== xenon ==
Design caesar_cipher, start of the top module:
module caesar_cipher (
   input            clk
  ,input            rst_n
  ,input            ptxt_valid  
  ,input            mode  
  ,input            key_shift_dir_1  
  ,input            key_shift_dir_3  
  ,input      [4:0] key_shift_num_1  
  ,input      [4:0] key_shift_num_3  
  ,input      [7:0] ptxt_char
  ,output reg [7:0] ctxt_char
  ,output reg       err_invalid_key_shift_num
  ,output reg       err_invalid_ptxt_char
  ,output reg       ctx_ready
);
clock: 14.0 ns
lec_check: 0
abc_area: 1
cap_margin: 20
core_aspect_ratio: 0.5
core_margin: 2
core_utilization: 45
cts_cluster_diameter: 226
cts_cluster_size: 100
gpl_routability_driven: 0
place_density_lb_addon: 0.08
slew_margin: 20
tns_end_percent: 10
run.sh (not shown) runs the stock make flow with config.mk's settings and CLKGATE_MAP_FILE=.
What ember does differently from xenon at the input level:
==> flow/config.mk <==
export PLATFORM = sky130hd
export DESIGN_NAME = caesar_cipher
export DESIGN_NICKNAME = caesar_cipher
export VERILOG_FILES = /design/flow/design.v
export SDC_FILE = /design/flow/constraint.sdc
export NUM_CORES = 4
export LEC_CHECK = 0
export CAP_MARGIN = 20
export CORE_MARGIN = 2
export CORE_UTILIZATION = 56
export CTS_CLUSTER_DIAMETER = 103
export CTS_CLUSTER_SIZE = 100
export PLACE_DENSITY_LB_ADDON = 0.08
export SLEW_MARGIN = 20
export TNS_END_PERCENT = 10
### Flow results
ember | status: complete | timing, DRC, antenna: pass
Comparing ember and xenon, the lower final worst-path setup slack was measured on ember.
Between xenon and ember, the flow reports non-clock buffer count increasing by more than 100%.
For ember, the endpoint of the worst setup timing path was ctxt_char[5], unlike xenon, where it was ctxt_char[2].
Slowest cell on the critical path: sky130_fd_sc_hd__or4_1 -> ember, sky130_fd_sc_hd__clkdlybuf4s50_1 -> xenon
Compared with xenon, placement density in the core of ember is higher.
Here is what was changed in the inputs of juniper compared with ember.
==> flow/config.mk <==
export PLATFORM = sky130hd
export DESIGN_NAME = caesar_cipher
export DESIGN_NICKNAME = caesar_cipher
export VERILOG_FILES = /design/flow/design.v
export SDC_FILE = /design/flow/constraint.sdc
export NUM_CORES = 4
export LEC_CHECK = 0
export ABC_AREA = 0
export CAP_MARGIN = 20
export CELL_PAD_IN_SITES_DETAIL_PLACEMENT = 0
export CORE_ASPECT_RATIO = 1.15
export CORE_MARGIN = 4
export CORE_UTILIZATION = 68
export CTS_CLUSTER_DIAMETER = 46
export CTS_CLUSTER_SIZE = 97
export GPL_ROUTABILITY_DRIVEN = 1
export GPL_TIMING_DRIVEN = 0
export MAX_ROUTING_LAYER = met4
export MIN_ROUTING_LAYER = met1
export SLEW_MARGIN = 35
--- outcome ---
juniper ran to completion and came out clean on the timing, design-rule and antenna checks.
Data required time of the critical path ended up 0.02 ns higher on juniper than on ember.
Compared with ember, juniper ends up with more cell area.
juniper reports a higher buffer-and-inverter tally for the worst setup path than ember does.
ember and juniper ended up with roughly the same die span in y.
Vias per cell ended up 0.28 higher on juniper than on ember.
Compared to ember, juniper shows a narrower setup margin.
Going from ember to juniper, arrival time reported for the critical path endpoint picked up an extra 0.31 ns; cell total after placement lost 37.
Relative to juniper, the following input files were edited for fjord:
==> flow/config.mk <==
export PLATFORM = sky130hd
export DESIGN_NAME = caesar_cipher
export DESIGN_NICKNAME = caesar_cipher
export VERILOG_FILES = /design/flow/design.v
export SDC_FILE = /design/flow/constraint.sdc
export NUM_CORES = 4
export LEC_CHECK = 0
export ABC_AREA = 1
export CAP_MARGIN = 20
export CELL_PAD_IN_SITES_DETAIL_PLACEMENT = 1
export CORE_MARGIN = 2
export CORE_UTILIZATION = 68
export CTS_CLUSTER_DIAMETER = 46
export CTS_CLUSTER_SIZE = 27
export GPL_ROUTABILITY_DRIVEN = 0
export GPL_TIMING_DRIVEN = 0
export MAX_ROUTING_LAYER = met4
export MIN_ROUTING_LAYER = met1
export SLEW_MARGIN = 0
Findings:
In the summary table, fjord is marked failed, with error DPL-0033 raised in 3_5_place_dp. Looking at juniper and fjord, the core utilization before placement is a wash. fjord against juniper; placeable core area is down by more than 10%. Per the comparison of fjord with juniper, total nets after synthesis up 200; simple-gate area share of the yosys netlist now sits higher; share of synthesized cell area in and-or and or-and compound cells went down by 16 points; post-synthesis average cell area went down 18%; instance tally after logic synthesis moved up. Comparing juniper and fjord, xor and xnor fraction of the mapped netlist area is higher on juniper. juniper -> fjord: count of different cell masters after synthesis decreased by more than a quarter. Summary of fjord over juniper: area of the mapped netlist moved down; floorplan row count shrank by 12%.
